==> 11-22 <==
## cpu
module cpu 
	(output wire [7:0] address,
	 output wire [7:0] to_memory,
	 output wire write,
	 input wire [7:0] from_memory, 
     input wire clk, reset);
export LEC_CHECK = 0
export CAP_MARGIN = 20
export CELL_PAD_IN_SITES_DETAIL_PLACEMENT = 0
export CORE_ASPECT_RATIO = 1.14
export CORE_MARGIN = 2
export CORE_UTILIZATION = 71
export CTS_CLUSTER_DIAMETER = 339
export MIN_ROUTING_LAYER = met1
export PLACE_DENSITY_LB_ADDON = 0.05
export SLEW_MARGIN = 20
create_clock -name core_clock -period 4.73 [get_ports {clk}]
run.sh (not shown) runs the stock make flow with config.mk's settings and CLKGATE_MAP_FILE=.
==> 10-27: changes against 11-22 <==
Settings changed: PLACE_DENSITY set to 0.35, PLACE_DENSITY_LB_ADDON 0.05 to unset, SETUP_SLACK_MARGIN set to -0.28.
==> flow/constraint.sdc (replaced) <==
create_clock -name core_clock -period 3.77 [get_ports {clk}]
set_input_delay 0.7540 -clock core_clock [delete_from_list [all_inputs] [get_ports {clk}]]
set_output_delay 0.7540 -clock core_clock [all_outputs]
set_load 0.01 [all_outputs]
==> 08-04: changes against 11-22 <==
Settings changed: CELL_PAD_IN_SITES_DETAIL_PLACEMENT 0 to unset, CORE_ASPECT_RATIO 1.14 to unset, CORE_UTILIZATION 71 to 70, CTS_CLUSTER_DIAMETER 339 to unset, CTS_CLUSTER_SIZE set to 14, MIN_ROUTING_LAYER met1 to unset, PLACE_DENSITY_LB_ADDON 0.05 to unset.
==> flow/constraint.sdc (replaced) <==
create_clock -name core_clock -period 2.78 [get_ports {clk}]
set_input_delay 0.5560 -clock core_clock [delete_from_list [all_inputs] [get_ports {clk}]]
set_output_delay 0.5560 -clock core_clock [all_outputs]
set_load 0.01 [all_outputs]
==> Changelog: implementation <==
### Changed

- Outcome: aborted with a tool error
- Stop stage: global routing
- First error: [ERROR GRT-0116] Global routing finished with congestion. Check the congestion regions in the DRC Viewer.
- Gpl congestion: 1.20
- Worst slack at placement: -0.388 ns
- Post-cts resize count: 131
- Core area: 8640 um2
- Fp util: 0.716
- Hpwl dp: 18.9 mm
- Grt ovf: 7
- Cell Rows: 34
- Placed cell area: 7540 um2
- Die X: 98.0 um
- Met3 Use GR: 0.576
the above is filed under 08-04

==> Changelog: implementation <==
### Changed

- Outcome: failed layout checks
- Layout check failures: setup timing
- Placed cell area: 6560 um2
- Worst slack at placement: 0.229 ns
- Final setup margin: -0.101 ns
- Worst Setup EP: to_memory[1]
- Final setup vio count: 6
- Post-cts resize count: 0
- Die X: 91.4 um
- Core area: 8510 um2
- Cell Rows: 36
- Slowest stage delay, CP: 0.62 ns
- Hpwl dp: 16.4 mm
- Grt ovf: 0
- Gpl congestion: 1.16
- Fp util: 0.726
- Met3 Use GR: 0.0822
the above is filed under 10-27

==> Changelog: implementation <==
### Changed

- Post-cts resize count: 0
- Die X: 91.4 um
- P&R area growth vs syn: 4.92%
- Outcome: no timing/DRC/antenna violations
- Core area: 8510 um2
- Gpl congestion: 1.12
- Cell Rows: 36
- Hpwl dp: 15.3 mm
- Grt ovf: 0
- Worst slack at placement: 0.638 ns
- Tot GR Track Use: 0.425
- Placed cell area: 6380 um2
the above is filed under 11-22



==> 12-21: inputs <==
Starting RTL as in the previous note.
// cpu
module cpu 
	(output wire [7:0] address,
	 output wire [7:0] to_memory,
	 output wire write,
	 input wire [7:0] from_memory, 
     input wire clk, reset);
Settings: LEC_CHECK=0, CAP_MARGIN=20, CORE_MARGIN=2, CORE_UTILIZATION=47, CTS_CLUSTER_DIAMETER=339, CTS_CLUSTER_SIZE=17, PLACE_DENSITY=0.39, SLEW_MARGIN=15, TNS_END_PERCENT=15; clock period 8.0 ns.
==> 07-10 (differences from 12-21) <==
--- a/flow/config.mk
+++ b/flow/config.mk
@@ -8,8 +8,9 @@
 export CAP_MARGIN = 20
+export CORE_ASPECT_RATIO = 0.5
 export CORE_MARGIN = 2
-export CORE_UTILIZATION = 47
+export CORE_UTILIZATION = 67
 export CTS_CLUSTER_DIAMETER = 339
-export CTS_CLUSTER_SIZE = 17
+export CTS_CLUSTER_SIZE = 98
 export PLACE_DENSITY = 0.39
 export SLEW_MARGIN = 15
-export TNS_END_PERCENT = 15
+export TNS_END_PERCENT = 5
==> 02-13 (differences from 12-21) <==
==> flow/config.mk (replaced) <==
export PLATFORM = sky130hd
export DESIGN_NAME = cpu
export DESIGN_NICKNAME = cpu
export VERILOG_FILES = /design/flow/design.v
export SDC_FILE = /design/flow/constraint.sdc
export NUM_CORES = 4
export LEC_CHECK = 0
export CAP_MARGIN = 20
export CORE_MARGIN = 2
export CORE_UTILIZATION = 63
export CTS_CLUSTER_SIZE = 42
export SLEW_MARGIN = 20
==> flow/constraint.sdc (replaced) <==
create_clock -name core_clock -period 2.84 [get_ports {clk}]
set_input_delay 0.5680 -clock core_clock [delete_from_list [all_inputs] [get_ports {clk}]]
set_output_delay 0.5680 -clock core_clock [all_outputs]
set_load 0.01 [all_outputs]
==> 08-06 (differences from 12-21) <==
==> flow/config.mk (replaced) <==
export PLATFORM = sky130hd
export DESIGN_NAME = cpu
export DESIGN_NICKNAME = cpu
export VERILOG_FILES = /design/flow/design.v
export SDC_FILE = /design/flow/constraint.sdc
export NUM_CORES = 4
export LEC_CHECK = 0
export CAP_MARGIN = 20
export CORE_MARGIN = 2
export CORE_UTILIZATION = 66
export SLEW_MARGIN = 20
==> flow/constraint.sdc (replaced) <==
create_clock -name core_clock -period 4.4 [get_ports {clk}]
set_input_delay 0.8800 -clock core_clock [delete_from_list [all_inputs] [get_ports {clk}]]
set_output_delay 0.8800 -clock core_clock [all_outputs]
set_load 0.01 [all_outputs]
==> results <==
Outcome: 08-06 complete, no violations; 07-10 complete, no violations; 12-21 complete, no violations; 02-13 aborted with a tool error
Failing step: 08-06 -; 07-10 -; 12-21 -; 02-13 global routing (5_1_grt)
Fraction of area in registers: 08-06 19.50%; 07-10 19.50%; 12-21 19.39%; 02-13 -
Switching power share of the total: 08-06 57.17%; 07-10 57.10%; 12-21 57.27%; 02-13 -
Number of setup violations in the final report: 08-06 0; 07-10 0; 12-21 0; 02-13 -
Kind of end point of the critical path: 08-06 output port; 07-10 output port; 12-21 output port; 02-13 -
Number of placed instances with taps included: 08-06 913; 07-10 909; 12-21 962; 02-13 1064
Drt initial violations: 08-06 859; 07-10 1221; 12-21 895; 02-13 -
Hold Crit Endpoint: 08-06 -; 07-10 dt_pht0.B[2]; 12-21 dt_pht0.B[2]; 02-13 -
Starting density of the core: 08-06 67.57%; 07-10 70.05%; 12-21 48.61%; 02-13 64.16%
Nets@finish: 08-06 859; 07-10 849; 12-21 847; 02-13 -
Final Skew: 08-06 0.01871 ns; 07-10 0.01051 ns; 12-21 0.005932 ns; 02-13 -
Post-route cell area: 08-06 6546 um^2; 07-10 6544 um^2; 12-21 6581 um^2; 02-13 -
Max-slew violation count: 08-06 0; 07-10 0; 12-21 0; 02-13 -
# clk buffers: 08-06 5; 07-10 5; 12-21 6; 02-13 -
Number of tapcells: 08-06 111; 07-10 117; 12-21 172; 02-13 -
Reported max-cap violation count: 08-06 0; 07-10 0; 12-21 0; 02-13 -
Power is estimated from default activity; no workload was simulated.
